==> flow/design.v (excerpt) <==
module  CED(
  input  clk,
  input  rst,
  input  enable,
  output reg ird,
  input  [7:0] idata,	
  output reg [13:0] iaddr,
  output reg cwr_mag_0,
  output reg [12:0] cdata_mag_wr0,
  output reg crd_mag_0,
  input  [12:0] cdata_mag_rd0,
  output reg [13:0] caddr_mag_0,
  output reg cwr_ang_0,
  output reg [12:0] cdata_ang_wr0,
  output reg crd_ang_0,
  input  [12:0] cdata_ang_rd0,
  output reg [13:0] caddr_ang_0,
  output reg cwr1,
  output reg [12:0] cdata_wr1,
  output reg crd1,
  input  [12:0] cdata_rd1,
  output reg [13:0] caddr_1,
  output reg cwr2,
  output reg [12:0] cdata_wr2,
  output reg [13:0] caddr_2,
  output done
);
For scale: ~2400 cells after synthesis, about 23000 um^2 of cells after synthesis.
export LEC_CHECK = 0
export CAP_MARGIN = 0
export CORE_MARGIN = 2
export CORE_UTILIZATION = 72
export SLEW_MARGIN = 20
create_clock -name core_clock -period 4.14 [get_ports {clk}]
run.sh (not shown) runs the stock make flow with config.mk's settings and CLKGATE_MAP_FILE=.
The first run finished but failed the layout checks on setup timing.
Change:
- CAP_MARGIN: 0 -> 20
- CORE_UTILIZATION: 72 -> 66
- clock period: 4.14 -> 4.1 ns (I/O delays scaled with it)
After rerunning: The new run completed, yet does not pass: setup timing; routed wire length shrinks by 25%; cell area grows by 0.78%; hold slack gets worse by 0.018 ns.
Change:
- CORE_UTILIZATION: 66 -> 72
- PLACE_DENSITY: not set -> 0.65
- TNS_END_PERCENT: not set -> 75
- clock period: 4.1 -> 4.14 ns (I/O delays scaled with it)
Result:
- The changed run reached the layout checks and failed them: setup timing
- global-route usage increases by 6.4 points
- power decreases by 0.35%
- via count increases by 11%
- die size decreases by 8.2%
- clock power is about the same

---

## run 1
CED again, from the RTL that the note above started with.
Settings: LEC_CHECK=0, CAP_MARGIN=20, CELL_PAD_IN_SITES_DETAIL_PLACEMENT=2, CORE_ASPECT_RATIO=0.68, CORE_MARGIN=2, CORE_UTILIZATION=44, GPL_TIMING_DRIVEN=0, MAX_ROUTING_LAYER=met4, MIN_ROUTING_LAYER=met1, PLACE_DENSITY_LB_ADDON=0.21, SLEW_MARGIN=40, TNS_END_PERCENT=5; clock period 8.08 ns.
What run 2 does differently from run 1 at the input level:
Settings: a deleted GPL_TIMING_DRIVEN that had been 0; a change of CORE_UTILIZATION from 44 to 40; a deleted CORE_ASPECT_RATIO that had been 0.68; a deleted CELL_PAD_IN_SITES_DETAIL_PLACEMENT that had been 2; a deleted PLACE_DENSITY_LB_ADDON that had been 0.21; a deleted TNS_END_PERCENT that had been 5; a deleted MIN_ROUTING_LAYER that had been met1; a change of SLEW_MARGIN from 40 to 20; a deleted MAX_ROUTING_LAYER that had been met4; a change of the clock period (ns, I/O delays scaled along) from 8.08 to 5.0.
Notes after the runs:
Run 1 finished every step from synthesis to the final layout, and the layout passed the timing, DRC and antenna checks. Run 2 finished every step from synthesis to the final layout, and the layout passed the timing, DRC and antenna checks. Die outline height up 51 µm in run 2 wrt run 1. Measured against each other, run 2 and run 1 differ in non-clock buffer count, the higher figure coming from run 1. Power delta for run 2 relative to run 1: 60% higher. When run 2 is measured against run 1, its pre-placement core utilization turns out 3.8 points lower. What run 2 reported for first-pass GRT wire length has to be multiplied by 1.9 to get the figure for run 1. In run 2, the clock latency reported for the late side of the worst-skew pair came out 0.05 ns below the value in run 1. The global placement routability congestion in run 2 was lower than what run 1 gave.
--- input diff run 2..run 3 ---
Settings: an added CELL_PAD_IN_SITES_DETAIL_PLACEMENT of 2; a change of the clock period (ns, I/O delays scaled along) from 5.0 to 2.89.
==> results <==
In the summary table, run 3 is marked failed, with error DPL-0033 raised in clock tree synthesis. Reported for run 2 and run 3, total cell area reported by yosys after synthesis turned out identical to the last digit. Comparing run 3 against run 2, there is no change at all in area fraction in mux cells. On number of top-level pins, run 3 tracks run 2 almost exactly. The number of instances in the placed design of run 3 is higher than that of run 2. Placer's final routability congestion estimate in run 3 is 2.1% below run 2. Reported for run 2 and run 3, synthesized cell count turned out identical to the last digit. Changes observed in run 3 relative to run 2: area after synthesis closely matched the old numbers, post-DP HPWL now sits higher. Diff run 3..run 2 | async set-reset flop share out of synthesis | unchanged. From run 3 to run 2, die area did not move at all. Worst slack after detailed placement, run 2 and run 3, higher one = run 2.
[inputs] run 4 vs run 3
Settings: CORE_UTILIZATION now 29, was 40; CELL_PAD_IN_SITES_DETAIL_PLACEMENT no longer set, was 2; the clock period (ns, I/O delays scaled along) now 7.5, was 2.89.
Notes after the runs:
- The flow did not stop early for run 4: all stages ran, and the layout cleared the timing, DRC and antenna checks.
- Summary: standard cell core area, run 4 worse than run 3
- On run 4: post-placement worst setup slack is 3.37 ns higher than what run 3 gave.
- Comparing run 3 against run 4, there is no change at all in sequential element share of the synthesized area.
Edits applied to the flow inputs when going from run 4 to run 5:
Settings: CORE_UTILIZATION now 40, was 29; the clock period (ns, I/O delays scaled along) now 4.76, was 7.5.
- Diff run 4 -> run 5: I/O pin total level; worst path buffer plus inverter count has increased; final non-filler cell total lower; detailed route wirelength on metal2 comparable; non-clock buffer count rose 25.
- Taking run 4 as the reference point, the initial core utilization of run 5 rises by 11 points.
- Diff run 4 -> run 5 | cell area reported after detailed placement | decrease of 0.78%
- Comparing run 5 against run 4, there is no change at all in post-cts hold buffer count.
- Per the comparison of run 5 with run 4, number of optimization iterations in the first detailed-route pass +2; horizontal die dimension moved down.
## Diff of input files: run 6 against run 5
Settings: a change of CORE_UTILIZATION from 40 to 29.
### Flow results
Compared run 6 vs run 5, and placed wire-length estimate is up in run 6. Compared with run 5, run 6 shows a lower path length in cells of the critical path. Compared with run 5, run 6 degrades total leakage power. Reported for run 6 and run 5, adder-cell share of the synthesized area turned out identical to the last digit. Summary — count of non-filler cells in the finished layout, run 6 relative to run 5: higher, by about 10%. As of run 6, area after detailed placement had risen slightly compared to run 5. Of run 6 and run 5, the higher met1 demand-to-capacity share in global routing belongs to run 5. Run 6 ends up with a cell internal power dissipation that is about 5.4% higher than in run 5.
Power and IR drop assume default switching activity.
